run 1:
==> flow/design.v (excerpt) <==
module calc(
    input clk,  
    input rst_n,  
    input [7:0] num,
    input [2:0] op,
    input start,
    output reg [15:0] result,
    output reg [15:0] display_val,  
    output [2:0] led_op,  
    output reg stop
);
export LEC_CHECK = 0
export CAP_MARGIN = 15
export CELL_PAD_IN_SITES_GLOBAL_PLACEMENT = 1
export CORE_ASPECT_RATIO = 2.0
export CORE_MARGIN = 2
export CORE_UTILIZATION = 64
export CTS_CLUSTER_SIZE = 18
export GPL_TIMING_DRIVEN = 1
export HOLD_SLACK_MARGIN = 0.04
export MIN_ROUTING_LAYER = met1
export PLACE_DENSITY_LB_ADDON = 0.15
export SETUP_SLACK_MARGIN = 5.0
export SLEW_MARGIN = 20
create_clock -name core_clock -period 62.3 [get_ports {clk}]
run.sh (not shown) runs the stock make flow with config.mk's settings and CLKGATE_MAP_FILE=.
Stage in which a tool error killed run 1: 5_1_grt.
Modified inputs, run 2 compared to run 1
==> flow/config.mk <==
export PLATFORM = sky130hd
export DESIGN_NAME = calc
export DESIGN_NICKNAME = calc
export VERILOG_FILES = /design/flow/design.v
export SDC_FILE = /design/flow/constraint.sdc
export NUM_CORES = 4
export LEC_CHECK = 0
export CAP_MARGIN = 15
export CELL_PAD_IN_SITES_GLOBAL_PLACEMENT = 1
export CORE_MARGIN = 2
export CORE_UTILIZATION = 57
export CTS_CLUSTER_DIAMETER = 248
export GPL_ROUTABILITY_DRIVEN = 1
export GPL_TIMING_DRIVEN = 1
export MIN_ROUTING_LAYER = met1
export PLACE_DENSITY = 0.62
export SETUP_SLACK_MARGIN = 2.37
export SLEW_MARGIN = 40
export TNS_END_PERCENT = 10
==> flow/constraint.sdc <==
create_clock -name core_clock -period 43.2 [get_ports {clk}]
set_input_delay 8.6400 -clock core_clock [delete_from_list [all_inputs] [get_ports {clk}]]
set_output_delay 8.6400 -clock core_clock [all_outputs]
set_load 0.01 [all_outputs]
--- outcome ---
Run 2 ran in full, but the layout does not pass; the checks complain about setup timing.
Run 1 got as far as 5_1_grt, where a tool error ended the run.
Summary: with run 1 as the reference, number of cells after detailed placement in run 2 moved up by more than a quarter.
Changes observed in run 2 relative to run 1: chip area estimate from yosys synthesis roughly the same; die outline height lower; worst slack at placement lower.
Compared with run 1, in run 2 synthesized cell area has remained practically unchanged; net count entering floorplan has remained practically unchanged.
What run 1 reported for placer's final routability congestion estimate has to be multiplied by 0.920 to get the figure for run 2.

---

calc again, from the RTL that the note above started with.
Settings: LEC_CHECK=0, CAP_MARGIN=20, CORE_MARGIN=2, CORE_UTILIZATION=72, HOLD_SLACK_MARGIN=-0.09, PLACE_DENSITY_LB_ADDON=0.24, SLEW_MARGIN=20, TNS_END_PERCENT=5; clock period 32.1 ns.
The starting point did not get past detailed placement.
==> next run, changes <==
Settings changed: CORE_UTILIZATION 72 to 59, HOLD_SLACK_MARGIN -0.09 to not set, PLACE_DENSITY_LB_ADDON 0.24 to not set, SETUP_SLACK_MARGIN set to 5.0, TNS_END_PERCENT 5 to not set.
Clock period 32.1 ns to 47.8 ns, I/O delays scaled along.
What happened: This time the run finished but fails on setup timing. Die area increases by 22%. Area after synthesis stays the same. Synthesized cell count is unchanged.
==> next run, changes <==
Settings changed: SETUP_SLACK_MARGIN 5.0 to not set.
Clock period 47.8 ns to 29.2 ns, I/O delays scaled along.
- This time the run did not get past global routing, error GRT-0232
- synthesized cell count stays the same
- area after synthesis is unchanged
- die area stays the same
==> next run, changes <==
Settings changed: CORE_UTILIZATION 59 to 20, PLACE_DENSITY set to 0.6.
Clock period 29.2 ns to 56.7 ns, I/O delays scaled along.
Result: Now the flow went through all stages and came out clean; die area rises to 2.9 times its value; synthesized area is unchanged; synthesized cell count is unchanged.

---

calc again, from the RTL that the note above started with.
==> flow/design.v (excerpt) <==
module calc(
    input clk,  
    input rst_n,  
    input [7:0] num,
    input [2:0] op,
    input start,
    output reg [15:0] result,
    output reg [15:0] display_val,  
    output [2:0] led_op,  
    output reg stop
);
clock: 55.0 ns
lec_check: 0
abc_area: 1
cap_margin: 20
cell_pad_in_sites_detail_placement: 2
cell_pad_in_sites_global_placement: 3
core_margin: 2
core_utilization: 23
cts_cluster_diameter: 84
gpl_routability_driven: 0
hold_slack_margin: 0.03
place_density: 0.38
setup_slack_margin: 0.16
slew_margin: 20
The first run ran to the end with no violations.
Change:
==> flow/config.mk (replaced) <==
export PLATFORM = sky130hd
export DESIGN_NAME = calc
export DESIGN_NICKNAME = calc
export VERILOG_FILES = /design/flow/design.v
export SDC_FILE = /design/flow/constraint.sdc
export NUM_CORES = 4
export LEC_CHECK = 0
export CAP_MARGIN = 20
export CORE_ASPECT_RATIO = 0.5
export CORE_MARGIN = 2
export CORE_UTILIZATION = 40
export PLACE_DENSITY = 0.6
export SETUP_SLACK_MARGIN = -2.0
export SLEW_MARGIN = 20
export TNS_END_PERCENT = 5
Non-clock buffer count grows by 179.
Die area came out lower by well over a third.
Sequential share of layout area is about the same.
Register-to-register slack got worse by 4000 ps.
Worst hold slack barely changes.
Core utilization rose by 20 points.
Change:
==> flow/config.mk (replaced) <==
export PLATFORM = sky130hd
export DESIGN_NAME = calc
export DESIGN_NICKNAME = calc
export VERILOG_FILES = /design/flow/design.v
export SDC_FILE = /design/flow/constraint.sdc
export NUM_CORES = 4
export LEC_CHECK = 0
export ABC_AREA = 1
export CAP_MARGIN = 20
export CORE_MARGIN = 2
export CORE_UTILIZATION = 40
export CTS_CLUSTER_DIAMETER = 386
export CTS_CLUSTER_SIZE = 29
export SLEW_MARGIN = 0
What happened: Wire length drops by 9.0%. Die size is higher by 3.3%. Cell area shrinks by 2.7%. Non-clock buffer count is lower by 198. Setup slack improved by 3600 ps.
Change:
--- a/flow/config.mk
+++ b/flow/config.mk
@@ -7,8 +7,10 @@
 export LEC_CHECK = 0
-export ABC_AREA = 1
+export ABC_AREA = 0
 export CAP_MARGIN = 20
 export CORE_MARGIN = 2
-export CORE_UTILIZATION = 40
+export CORE_UTILIZATION = 20
 export CTS_CLUSTER_DIAMETER = 386
-export CTS_CLUSTER_SIZE = 29
+export CTS_CLUSTER_SIZE = 100
+export GPL_TIMING_DRIVEN = 0
 export SLEW_MARGIN = 0
+export TNS_END_PERCENT = 5
The changed run completed without violations.
Global-route usage is lower by 12 points.
Non-clock buffer count is higher by 382.
Routed wire length rises by 6.7%.
Hold slack is about the same.
Clock-buffer cell count climbs by 1.
Core utilization falls by 17 points.
Critical path depth is higher by 44.
Clock skew stays flat.
Cell count climbs by 7.8%.

---

calc again, from the RTL that the note above started with.
==> flow/design.v (excerpt) <==
module calc(
    input clk,  
    input rst_n,  
    input [7:0] num,
    input [2:0] op,
    input start,
    output reg [15:0] result,
    output reg [15:0] display_val,  
    output [2:0] led_op,  
    output reg stop
);
clock: 55.0 ns
lec_check: 0
abc_area: 1
cap_margin: 20
cell_pad_in_sites_detail_placement: 1
cell_pad_in_sites_global_placement: 1
core_margin: 2
core_utilization: 23
cts_cluster_diameter: 84
gpl_routability_driven: 0
hold_slack_margin: 0.03
min_routing_layer: met2
place_density: 0.38
setup_slack_margin: 0.16
slew_margin: 20
The starting point went through all stages and came out clean.
Next try:
CELL_PAD_IN_SITES_DETAIL_PLACEMENT = default   (was 1)
CELL_PAD_IN_SITES_GLOBAL_PLACEMENT = default   (was 1)
CORE_UTILIZATION = 62   (was 23)
CTS_CLUSTER_DIAMETER = 272   (was 84)
CTS_CLUSTER_SIZE = 100   (was default)
GPL_ROUTABILITY_DRIVEN = default   (was 0)
HOLD_SLACK_MARGIN = default   (was 0.03)
MIN_ROUTING_LAYER = default   (was met2)
PLACE_DENSITY = default   (was 0.38)
SETUP_SLACK_MARGIN = default   (was 0.16)
SLEW_MARGIN = 0   (was 20)
TNS_END_PERCENT = 5   (was default)
Via count came out lower by 30%.
Register-to-register slack degrades by 260 ps.
Setup slack degrades by 260 ps.
Non-clock buffer count fell by 42.
Sequential share of layout area grows by 0.26 points.
Die size went down by 62%.
Routed wire length is lower by 35%.
Cell count shrinks by 17%.
Synthesized area is unchanged.
Next try:
ABC_AREA = default   (was 1)
CORE_ASPECT_RATIO = 0.5   (was default)
CORE_UTILIZATION = 40   (was 62)
CTS_CLUSTER_DIAMETER = default   (was 272)
CTS_CLUSTER_SIZE = default   (was 100)
HOLD_SLACK_MARGIN = 0.3   (was default)
PLACE_DENSITY = 0.6   (was default)
SETUP_SLACK_MARGIN = -2.0   (was default)
SLEW_MARGIN = 20   (was 0)
Design area is higher by 4.3%.
Register-to-register slack is worse by 3600 ps.
Global-route usage fell by 9.1 points.
Clock skew climbs by 8.2 ps.
Worst hold slack barely changes.
First-iteration DRC count went up by 8.9%.
Wire length increases by 14%.
Next try:
ABC_AREA = 0   (was default)
CORE_UTILIZATION = 47   (was 40)
CTS_CLUSTER_DIAMETER = 199   (was default)
CTS_CLUSTER_SIZE = 100   (was default)
HOLD_SLACK_MARGIN = default   (was 0.3)
PLACE_DENSITY = default   (was 0.6)
SETUP_SLACK_MARGIN = default   (was -2.0)
SLEW_MARGIN = 0   (was 20)
Register-to-register slack gets better by 1400 ps.
Routed wire length barely changes.
Design area goes up by 0.93%.
Via count goes down by 0.44%.
Area after synthesis stays the same.
Worst setup slack gets better by 1400 ps.
Hold slack stays flat.
Sequential share of layout area is about the same.
Utilization goes up by 8.0 points.
Cell count goes down by 2.8%.

---

pepper:
Starting RTL as in the previous note.
make LEC_CHECK=0 CAP_MARGIN=20 CORE_MARGIN=2 CORE_UTILIZATION=70 CTS_CLUSTER_SIZE=34 SETUP_SLACK_MARGIN=-0.99 SLEW_MARGIN=20 finish   # period 16.7 ns
Seen in the log of pepper: DPL-0033 during detailed placement, after which the run never completed.
[inputs] nickel vs pepper
--- a/flow/config.mk
+++ b/flow/config.mk
@@ -9,5 +9,5 @@
 export CORE_MARGIN = 2
 export CORE_UTILIZATION = 70
-export CTS_CLUSTER_SIZE = 34
-export SETUP_SLACK_MARGIN = -0.99
+export CTS_CLUSTER_SIZE = 75
+export SETUP_SLACK_MARGIN = 2.69
 export SLEW_MARGIN = 20
==> flow/constraint.sdc <==
create_clock -name core_clock -period 47.8 [get_ports {clk}]
set_input_delay 9.5600 -clock core_clock [delete_from_list [all_inputs] [get_ports {clk}]]
set_output_delay 9.5600 -clock core_clock [all_outputs]
set_load 0.01 [all_outputs]
Findings:
nickel: complete, dirty (capacitance limit, slew limit, setup timing)
Re post-synthesis instance area: no difference whatsoever between pepper and nickel.
pepper → nickel: flop and latch count out of synthesis neither gained nor lost much; number of instances in the synthesized netlist held steady; number of cells in the yosys synthesis report has remained practically unchanged; I/O pin count level.
> inputs changed (nickel -> violet)
--- a/flow/config.mk
+++ b/flow/config.mk
@@ -8,6 +8,5 @@
 export CAP_MARGIN = 20
 export CORE_MARGIN = 2
-export CORE_UTILIZATION = 70
-export CTS_CLUSTER_SIZE = 75
-export SETUP_SLACK_MARGIN = 2.69
+export CORE_UTILIZATION = 40
+export PLACE_DENSITY = 0.6
 export SLEW_MARGIN = 20
==> flow/constraint.sdc <==
create_clock -name core_clock -period 52.6 [get_ports {clk}]
set_input_delay 10.5200 -clock core_clock [delete_from_list [all_inputs] [get_ports {clk}]]
set_output_delay 10.5200 -clock core_clock [all_outputs]
set_load 0.01 [all_outputs]
[summary]
- Summary of nickel and violet: one run falls short of a clean finish, namely nickel.
- No crash in nickel: every stage finished, but the layout fails its final checks due to capacitance limit, slew limit, setup timing.
- Higher smallest setup slack after layout among violet and nickel: violet
- Summary of violet over nickel: final critical-path required period higher.
- Worst hold slack delta (violet -> nickel): insignificant
- Placeable core region in violet is 34,000 µm² higher than in nickel
## Diff of input files: raven against violet
--- a/flow/config.mk
+++ b/flow/config.mk
@@ -8,5 +8,6 @@
 export CAP_MARGIN = 20
 export CORE_MARGIN = 2
-export CORE_UTILIZATION = 40
+export CORE_UTILIZATION = 68
+export CTS_CLUSTER_SIZE = 28
 export PLACE_DENSITY = 0.6
 export SLEW_MARGIN = 20
==> flow/constraint.sdc <==
create_clock -name core_clock -period 44.6 [get_ports {clk}]
set_input_delay 8.9200 -clock core_clock [delete_from_list [all_inputs] [get_ports {clk}]]
set_output_delay 8.9200 -clock core_clock [all_outputs]
set_load 0.01 [all_outputs]
## What came out
violet and raven: one clean run, violet; the rest did not finish clean. Status: raven FAILED at global routing (tool error). In the reports for violet and raven, the larger number of instances in the placed design belongs to raven. Placeable core region delta for raven relative to violet: about 40% lower. violet → raven: number of resized instances in the post-cts repair step rose by 116, number of buffers on the longest clock path stayed essentially flat. Sequential share of the synthesized area: raven vs violet identical. The number of standard-cell rows in the floorplan of raven falls short of that of violet by 24. Re area share of and-or/or-and cells after synthesis: no difference whatsoever between violet and raven. Half-perimeter wire length after detailed placement, violet and raven: smaller value in violet.
Setup changes, raven to sierra
--- a/flow/config.mk
+++ b/flow/config.mk
@@ -7,7 +7,8 @@
 export LEC_CHECK = 0
 export CAP_MARGIN = 20
+export CORE_ASPECT_RATIO = 0.5
 export CORE_MARGIN = 2
-export CORE_UTILIZATION = 68
-export CTS_CLUSTER_SIZE = 28
+export CORE_UTILIZATION = 70
 export PLACE_DENSITY = 0.6
 export SLEW_MARGIN = 20
+export TNS_END_PERCENT = 15
==> flow/constraint.sdc <==
create_clock -name core_clock -period 55.0 [get_ports {clk}]
set_input_delay 11.0000 -clock core_clock [delete_from_list [all_inputs] [get_ports {clk}]]
set_output_delay 11.0000 -clock core_clock [all_outputs]
set_load 0.01 [all_outputs]
--- outcome ---
The final layout from sierra, which completed every stage, passed the timing, design-rule and antenna checks at the end of the flow. Compared with raven, in sierra number of gates given a new drive strength after cts fell by 111; height of the chip fell by about 30%; number of top-level design ports stayed essentially flat; summed standard-cell area reported by yosys stayed essentially flat; number of cells in the design after placement fell by 959. In sierra relative to raven, area inside the core boundary had gone down by a few percent.
### sierra -> garnet
--- a/flow/config.mk
+++ b/flow/config.mk
@@ -9,6 +9,8 @@
 export CORE_ASPECT_RATIO = 0.5
 export CORE_MARGIN = 2
-export CORE_UTILIZATION = 70
+export CORE_UTILIZATION = 40
+export MAX_ROUTING_LAYER = met4
 export PLACE_DENSITY = 0.6
+export SETUP_SLACK_MARGIN = -2.0
 export SLEW_MARGIN = 20
-export TNS_END_PERCENT = 15
+export TNS_END_PERCENT = 5
Results
Cell count of the worst reg-to-reg path (garnet over sierra): decrease, 2
Compared to sierra, garnet leaves more free space in the core.
Per the comparison of garnet with sierra, sequential fraction of the synthesis area barely changed; final standard cell area without fillers barely changed.
garnet vs. sierra: number of vias in the routed layout decreased 1,834, maximum fanout count along the critical path increased 5, final critical-path setup slack increased 0.0042 ns, logic share of the area decreased 1.2 points.
Routed wire length, garnet and sierra, higher one = garnet.

---

## trial 92
Starting RTL as in the previous note.
Settings: LEC_CHECK=0, ABC_AREA=1, CAP_MARGIN=15, CORE_MARGIN=2, CORE_UTILIZATION=70, CTS_CLUSTER_DIAMETER=214, CTS_CLUSTER_SIZE=60, HOLD_SLACK_MARGIN=-0.09, MAX_ROUTING_LAYER=met5, PLACE_DENSITY=0.6, SETUP_SLACK_MARGIN=-1.07, SLEW_MARGIN=20; clock period 37.1 ns.
[flow] trial 92 | stages: complete | final checks: fail | reason: setup timing
## Diff of input files: trial 38 against trial 92
- changing MAX_ROUTING_LAYER from met5 to met4
Results
Diff trial 92 -> trial 38: final worst setup slack lower, number of buffers created by CTS saw little to no change. Compared trial 38 vs trial 92, and path length in cells of the critical path is down in trial 38. Fmax | trial 38 vs trial 92 | trial 38 slower. Layout checks on trial 38: not met. Flow itself completed; violations: setup timing.
